## alu_top
module alu_top (
    input             clk,
    input      [31:0] A,
    input      [31:0] B,
    input      [3:0]  ALU_Sel,
    output reg [31:0] ALU_Out,
    output reg        Carryout,
    output reg        Overflow
);
Settings: LEC_CHECK=0, ABC_AREA=1, CAP_MARGIN=0, CORE_ASPECT_RATIO=1.03, CORE_MARGIN=2, CORE_UTILIZATION=72, CTS_CLUSTER_DIAMETER=357, CTS_CLUSTER_SIZE=14, GPL_ROUTABILITY_DRIVEN=0, HOLD_SLACK_MARGIN=0.29, MIN_ROUTING_LAYER=met1, PLACE_DENSITY=0.6, SETUP_SLACK_MARGIN=0.96, SLEW_MARGIN=20, TNS_END_PERCENT=15; clock period 3.36 ns.
run.sh (not shown) runs the stock make flow with config.mk's settings and CLKGATE_MAP_FILE=.
The starting point completed and failed the layout checks on setup timing.
Next try:
--- a/flow/config.mk
+++ b/flow/config.mk
@@ -8,2 +8 @@
-export ABC_AREA = 1
-export CAP_MARGIN = 0
+export CAP_MARGIN = 15
@@ -13,4 +12 @@
-export CTS_CLUSTER_DIAMETER = 357
-export CTS_CLUSTER_SIZE = 14
-export GPL_ROUTABILITY_DRIVEN = 0
-export HOLD_SLACK_MARGIN = 0.29
+export GPL_ROUTABILITY_DRIVEN = 1
@@ -18,2 +14 @@
-export PLACE_DENSITY = 0.6
-export SETUP_SLACK_MARGIN = 0.96
+export PLACE_DENSITY = 0.64
==> flow/constraint.sdc (replaced) <==
create_clock -name core_clock -period 6.79 [get_ports {clk}]
set_input_delay 1.3580 -clock core_clock [delete_from_list [all_inputs] [get_ports {clk}]]
set_output_delay 1.3580 -clock core_clock [all_outputs]
set_load 0.01 [all_outputs]
Result:
- The new run finished but failed the layout checks on setup timing
- fmax went down by 9.0%
- global-route usage barely changes
- cell count went down by 23%
- utilization went up by 1.5 points
- flip-flop count does not change
- wire length went down by 6.9%
- clock skew went up by 0.0083 ns
- clock-buffer cell count does not change
Next try:
--- a/flow/config.mk
+++ b/flow/config.mk
@@ -11,0 +12 @@
+export CTS_CLUSTER_SIZE = 51
@@ -12,0 +14 @@
+export HOLD_SLACK_MARGIN = -0.04
@@ -14,0 +17 @@
+export SETUP_SLACK_MARGIN = 1.75
@@ -16 +19 @@
-export TNS_END_PERCENT = 15
+export TNS_END_PERCENT = 75
==> flow/constraint.sdc (replaced) <==
create_clock -name core_clock -period 6.67 [get_ports {clk}]
set_input_delay 1.3340 -clock core_clock [delete_from_list [all_inputs] [get_ports {clk}]]
set_output_delay 1.3340 -clock core_clock [all_outputs]
set_load 0.01 [all_outputs]
Effect: The new run completed, yet does not pass: setup timing. Synthesized cell count does not change. Critical path depth stays the same. Cell count is higher by 0.47%. Worst setup slack degrades by 0.46 ns. Via count is higher by 4.8%.
Next try:
==> flow/config.mk (replaced) <==
export PLATFORM = sky130hd
export DESIGN_NAME = alu_top
export DESIGN_NICKNAME = alu_top
export VERILOG_FILES = /design/flow/design.v
export SDC_FILE = /design/flow/constraint.sdc
export NUM_CORES = 4
export LEC_CHECK = 0
export CAP_MARGIN = 20
export CORE_MARGIN = 2
export CORE_UTILIZATION = 72
export CTS_CLUSTER_SIZE = 50
export HOLD_SLACK_MARGIN = -0.1
export PLACE_DENSITY = 0.64
export SLEW_MARGIN = 20
==> flow/constraint.sdc (replaced) <==
create_clock -name core_clock -period 6.73 [get_ports {clk}]
set_input_delay 1.3460 -clock core_clock [delete_from_list [all_inputs] [get_ports {clk}]]
set_output_delay 1.3460 -clock core_clock [all_outputs]
set_load 0.01 [all_outputs]
What happened: The changed run produced a layout that fails on setup timing. Area after synthesis stays the same. Clock skew hardly moves. Final cell count is lower slightly. Routed wire length goes down by a little under a tenth.

v49:
The RTL this note starts from:
==> flow/design.v <==
module ALU (A, B, ALU_Sel, ALU_Out, Carryout, Overflow);
parameter ADD  = 0;
parameter SUB  = 1;
parameter MUL_HIGH = 2;
parameter MUL_LOW = 3;
input [31:0] A;
input [31:0] B;
input [3:0] ALU_Sel;
output [31:0] ALU_Out;
output Carryout;
output Overflow;
reg[31:0] ALU_32Result;
reg[63:0] ALU_64Result;
always @(*)
begin
    ALU_32Result = 32'h00000000;
    ALU_64Result = 64'h0000000000000000;
    case(ALU_Sel)
        ADD:        ALU_32Result = A + B;
        SUB:        ALU_32Result = A - B;
        MUL_HIGH:	ALU_64Result = A * B;
        MUL_LOW:	ALU_64Result = A * B;
        default:
        begin
            ALU_32Result = 32'h00000000;
            ALU_64Result = 64'h0000000000000000;
        end
    endcase
end
assign ALU_Out = (ALU_Sel == MUL_LOW)? ALU_64Result[31:0]: (ALU_Sel == MUL_HIGH)? ALU_64Result[63:32]:ALU_32Result[31:0];
assign Carryout = 1'b0;
assign Overflow = 1'b0;
endmodule
module alu_top (
    input             clk,
    input      [31:0] A,
    input      [31:0] B,
    input      [3:0]  ALU_Sel,
    output reg [31:0] ALU_Out,
    output reg        Carryout,
    output reg        Overflow
);
reg [31:0] a_q, b_q;
reg [3:0]  sel_q;
wire [31:0] out_d;
wire        carry_d, ovf_d;
ALU u_alu (
    .A(a_q), .B(b_q), .ALU_Sel(sel_q),
    .ALU_Out(out_d), .Carryout(carry_d), .Overflow(ovf_d)
);
always @(posedge clk) begin
    a_q      <= A;
    b_q      <= B;
    sel_q    <= ALU_Sel;
    ALU_Out  <= out_d;
    Carryout <= carry_d;
    Overflow <= ovf_d;
end
endmodule
==> flow/config.mk <==
export PLATFORM = sky130hd
export DESIGN_NAME = alu_top
export DESIGN_NICKNAME = alu_top
export VERILOG_FILES = /design/flow/design.v
export SDC_FILE = /design/flow/constraint.sdc
export NUM_CORES = 4
export LEC_CHECK = 0
export CAP_MARGIN = 10
export CORE_MARGIN = 2
export CORE_UTILIZATION = 72
export CTS_CLUSTER_SIZE = 50
export HOLD_SLACK_MARGIN = -0.08
export PLACE_DENSITY = 0.64
export SETUP_SLACK_MARGIN = 1.96
export SLEW_MARGIN = 20
==> flow/constraint.sdc <==
create_clock -name core_clock -period 6.84 [get_ports {clk}]
set_input_delay 1.3680 -clock core_clock [delete_from_list [all_inputs] [get_ports {clk}]]
set_output_delay 1.3680 -clock core_clock [all_outputs]
set_load 0.01 [all_outputs]
The flow for v49 finished, though final verification flagged negative setup slack.
> inputs changed (v49 -> v11)
# v49
export LEC_CHECK = 0
export CAP_MARGIN = 10
export CORE_MARGIN = 2
export CORE_UTILIZATION = 72
export CTS_CLUSTER_SIZE = 50
export HOLD_SLACK_MARGIN = -0.08
export PLACE_DENSITY = 0.64
export SETUP_SLACK_MARGIN = 1.96
export SLEW_MARGIN = 20
create_clock -name core_clock -period 6.84 [get_ports {clk}]
# v11
export LEC_CHECK = 0
export CAP_MARGIN = 20
export CORE_MARGIN = 2
export CORE_UTILIZATION = 40
export SLEW_MARGIN = 20
create_clock -name core_clock -period 8.62 [get_ports {clk}]
Results
Looking at the reports, v11 completed the entire flow and the layout it produced met the timing, DRC and antenna checks.
Looking at global-route wire length before repair across v49 and v11, the one that comes out lower is v11.
v11 vs v49 on number of fillers in the final layout: v11 is the higher one.
Diff v49 and v11: placeable core region lower in v49
Cell with the biggest individual delay on the critical path: fa_1 -> v49, dfxtp_1 -> v11
What v12 does differently from v11 at the input level:
# v11
export LEC_CHECK = 0
export CAP_MARGIN = 20
export CORE_MARGIN = 2
export CORE_UTILIZATION = 40
export SLEW_MARGIN = 20
create_clock -name core_clock -period 8.62 [get_ports {clk}]
# v12
export LEC_CHECK = 0
export CAP_MARGIN = 20
export CORE_MARGIN = 2
export CORE_UTILIZATION = 40
export CTS_CLUSTER_SIZE = 24
export SLEW_MARGIN = 20
export TNS_END_PERCENT = 10
create_clock -name core_clock -period 9.0 [get_ports {clk}]
--- outcome ---
Per the comparison of v12 with v11, final routed wirelength across all metal layers decreased 0.83%; depth of the worst register-to-register path decreased about 9%. v12 reached the end of the flow, and the finished layout is clean on the timing, DRC and antenna checks. First-pass GRT wire length delta (v11 -> v12): insignificant.
The following lists how v58 was set up differently from v12:
# v12
export LEC_CHECK = 0
export CAP_MARGIN = 20
export CORE_MARGIN = 2
export CORE_UTILIZATION = 40
export CTS_CLUSTER_SIZE = 24
export SLEW_MARGIN = 20
export TNS_END_PERCENT = 10
create_clock -name core_clock -period 9.0 [get_ports {clk}]
# v58
export LEC_CHECK = 0
export CAP_MARGIN = 20
export CORE_MARGIN = 2
export CORE_UTILIZATION = 72
export PLACE_DENSITY = 0.64
export SLEW_MARGIN = 20
create_clock -name core_clock -period 6.73 [get_ports {clk}]
Findings:
Status v58: flow complete, layout not clean - negative setup slack
Share of synthesized cell area in full adder, half adder and majority cells: v58 vs v12 identical
Comparing v12 and v58, the lower number of setup violations in the final report was measured on v12.
Relative to v12, the routed wire length per instance measured on v58 has increased by more than 10%.
The following lists how v52 was set up differently from v58:
# v58
export LEC_CHECK = 0
export CAP_MARGIN = 20
export CORE_MARGIN = 2
export CORE_UTILIZATION = 72
export PLACE_DENSITY = 0.64
export SLEW_MARGIN = 20
create_clock -name core_clock -period 6.73 [get_ports {clk}]
# v52
export LEC_CHECK = 0
export CAP_MARGIN = 20
export CORE_MARGIN = 2
export CORE_UTILIZATION = 72
export CTS_CLUSTER_SIZE = 40
export HOLD_SLACK_MARGIN = 0.3
export PLACE_DENSITY = 0.65
export SLEW_MARGIN = 20
create_clock -name core_clock -period 6.23 [get_ports {clk}]
Notes after the runs:
v58 has a lower time the final worst path needs with I/O delays and setup than v52. There was hardly any difference in post-route cell area between v58 and v52. From v58 to v52, count of cells along the worst register-to-register path did not move at all. In v52, worst hold slack is higher than in v58. The last weighted congestion value of the routability-driven placer of v52 falls short of that of v58 by about 1.2%. v52 -> stages 100% | layout checks FAIL | negative setup slack. Between v52 and v58, biggest fanout along the worst timing path is higher for v52, v58 comes in under that. In the flow results for v52 and v58, the final instance count without filler cells is larger on v52. Per the comparison of v52 with v58, met2 layer wire length in the routed design saw a decrease, final-layout clock-cell area share saw little to no change.
